## v36
## mac_demo
module mac_demo(input    clk, 
           input    reset, 
           input    ena,
   	   input    signed [16-1 : 0] k,
           input    signed [16-1 : 0] x,   
           output   signed [2 * 16 - 1 : 0] acc_out
          ) ;
           wire     signed [2 * 16 - 1 : 0] p ;
           wire     signed [2 * 16 - 1 : 0] acc_in ;
   multiplier  #(.width(16)) mult_0(.multiplicand(k),
                                          .multiplier(x),
                       			  .product(p)
                			  ) ;
   adder     #(.width(2*16)) add_0(.a(p),
                			 .b(acc_out),
                			 .sum(acc_in)
               				) ;
   accumulator  #(.width(2*16))  acc_0(.clk(clk),
                   			     .reset(reset),
                   			     .ena(ena),
                   			     .acc_in(acc_in),
                   			     .acc_out(acc_out)
                   			) ;
endmodule
Settings: LEC_CHECK=0, ABC_AREA=1, CAP_MARGIN=20, CELL_PAD_IN_SITES_DETAIL_PLACEMENT=1, CELL_PAD_IN_SITES_GLOBAL_PLACEMENT=3, CORE_ASPECT_RATIO=1.03, CORE_MARGIN=3, CORE_UTILIZATION=40, CTS_CLUSTER_SIZE=18, GPL_ROUTABILITY_DRIVEN=0, GPL_TIMING_DRIVEN=0, MIN_ROUTING_LAYER=met2, SLEW_MARGIN=25; clock period 4.82 ns.
run.sh (not shown) runs the stock make flow with config.mk's settings and CLKGATE_MAP_FILE=.
No crash in v36: every stage finished, but the layout fails its final checks due to setup timing.
### v36 -> v22
# v36
export LEC_CHECK = 0
export ABC_AREA = 1
export CAP_MARGIN = 20
export CELL_PAD_IN_SITES_DETAIL_PLACEMENT = 1
export CELL_PAD_IN_SITES_GLOBAL_PLACEMENT = 3
export CORE_ASPECT_RATIO = 1.03
export CORE_MARGIN = 3
export CORE_UTILIZATION = 40
export CTS_CLUSTER_SIZE = 18
export GPL_ROUTABILITY_DRIVEN = 0
export GPL_TIMING_DRIVEN = 0
export MIN_ROUTING_LAYER = met2
export SLEW_MARGIN = 25
create_clock -name core_clock -period 4.82 [get_ports {clk}]
# v22
export LEC_CHECK = 0
export CAP_MARGIN = 20
export CORE_MARGIN = 2
export CORE_UTILIZATION = 68
export CTS_CLUSTER_DIAMETER = 42
export SLEW_MARGIN = 20
create_clock -name core_clock -period 6.45 [get_ports {clk}]
Notes after the runs:
v22 -> stages 100% | layout checks FAIL | setup timing. When the final numbers for v36 and v22 were put side by side, the cell area turned out to be greater in v36. Total length of routed wires (higher): v36. Against v36 as the reference, v22 delivers a lower number of antenna violations at the first check in global routing. Compared with v36, v22 shows a via count of the routed design that is 5,021 lower. Between v36 and v22, the minimum setup slack in the final design is lower for v36. [compare] base=v36 new=v22: clock skew now smaller, synthesized instance count now smaller, count of clock-buffer cells in the layout now smaller. Count of multi-input gates shrinks by more than 10% when moving from v36 to v22.
### v22 -> v44
# v22
export LEC_CHECK = 0
export CAP_MARGIN = 20
export CORE_MARGIN = 2
export CORE_UTILIZATION = 68
export CTS_CLUSTER_DIAMETER = 42
export SLEW_MARGIN = 20
create_clock -name core_clock -period 6.45 [get_ports {clk}]
# v44
export LEC_CHECK = 0
export CAP_MARGIN = 20
export CORE_ASPECT_RATIO = 1.03
export CORE_MARGIN = 2
export CORE_UTILIZATION = 40
export GPL_TIMING_DRIVEN = 0
export SLEW_MARGIN = 20
create_clock -name core_clock -period 7.0 [get_ports {clk}]
Results
Summary of v44 and v22: one run falls short of a clean finish, namely v22.
Looking at v44 and v22, the synthesis area per yosys is a wash.
Source of the critical timing path = x[3]: v22; source of the critical timing path = x[4]: v44
Diff v22 -> v44: core utilization -39 points, placeable core region +12,000 um^2, relative area change from synthesis to final layout -6.6 points, depth of the critical timing path with buffers and inverters included +about 4.5%.
#### Input delta (v46 over v44)
# v44
export LEC_CHECK = 0
export CAP_MARGIN = 20
export CORE_ASPECT_RATIO = 1.03
export CORE_MARGIN = 2
export CORE_UTILIZATION = 40
export GPL_TIMING_DRIVEN = 0
export SLEW_MARGIN = 20
create_clock -name core_clock -period 7.0 [get_ports {clk}]
# v46
export LEC_CHECK = 0
export CAP_MARGIN = 20
export CORE_MARGIN = 2
export CORE_UTILIZATION = 40
export SLEW_MARGIN = 20
create_clock -name core_clock -period 6.89 [get_ports {clk}]
[summary]
The non-clock buffer contribution to total cell area of v46 exceeds that of v44 by 2.8 points. From v44 to v46 the numbers moved as follows: core utilization at floorplan has remained practically unchanged, worst hold margin +0.015 ns. The lower cell area of v44 and v46 is in v44. Summary of v46 over v44: portion of netlist area occupied by mux cells was more or less identical, number of flip-flops and latches was more or less identical. Cell count: v46 higher than v44. On core area, v46 tracks v44 almost exactly.
--- input diff v46..v39 ---
# v46
export LEC_CHECK = 0
export CAP_MARGIN = 20
export CORE_MARGIN = 2
export CORE_UTILIZATION = 40
export SLEW_MARGIN = 20
create_clock -name core_clock -period 6.89 [get_ports {clk}]
# v39
export LEC_CHECK = 0
export CAP_MARGIN = 20
export CORE_MARGIN = 2
export CORE_UTILIZATION = 43
export SLEW_MARGIN = 20
create_clock -name core_clock -period 4.18 [get_ports {clk}]
[summary]
From the logs: v39 reached the end of the flow and failed the layout checks with setup timing. v39 vs. v46: final design instance area without fill moved up; CTS clock-pin slew for the worst setup and hold paths now larger; worst setup margin decreased 2.17 ns. Delta (v39 minus v46): pin count of the biggest net entering global routing saw a decrease; die area lower; placer's final routability congestion estimate went up. Compared with v46, v39 shows total length of routed wires that has gone up by more than 10%. Diff v46 -> v39: final-report max-slew violation count held steady, worst hold slack grew by 0.030 ns. In v39 relative to v46, net total in the final layout had gone up by a few percent.

========
Starting RTL as in the previous note.
Settings: LEC_CHECK=0, CAP_MARGIN=30, CORE_ASPECT_RATIO=0.98, CORE_MARGIN=2, CORE_UTILIZATION=72, CTS_CLUSTER_DIAMETER=137, CTS_CLUSTER_SIZE=79, GPL_ROUTABILITY_DRIVEN=1, GPL_TIMING_DRIVEN=1, HOLD_SLACK_MARGIN=-0.09, MAX_ROUTING_LAYER=met4, PLACE_DENSITY_LB_ADDON=0.01, SETUP_SLACK_MARGIN=-0.38, SLEW_MARGIN=35, TNS_END_PERCENT=40; clock period 6.3 ns.
The first run reached the layout checks and failed them: setup timing.
Edit:
- CAP_MARGIN: 30 -> 20
- CORE_ASPECT_RATIO: 0.98 -> default
- CTS_CLUSTER_DIAMETER: 137 -> default
- GPL_ROUTABILITY_DRIVEN: 1 -> default
- GPL_TIMING_DRIVEN: 1 -> default
- MAX_ROUTING_LAYER: met4 -> default
- PLACE_DENSITY_LB_ADDON: 0.01 -> 0.29
- SETUP_SLACK_MARGIN: -0.38 -> default
- SLEW_MARGIN: 35 -> 20
- TNS_END_PERCENT: 40 -> 5
- clock period: 6.3 -> 6.52 ns (I/O delays scaled with it)
The new run completed, yet does not pass: setup timing.
Clock-buffer cell count rose by 1.
Worst setup slack loses 0.75 ns.
Via count goes up by 14%.
Core utilization came out higher by 0.85 points.
Hold slack gains 0.025 ns.
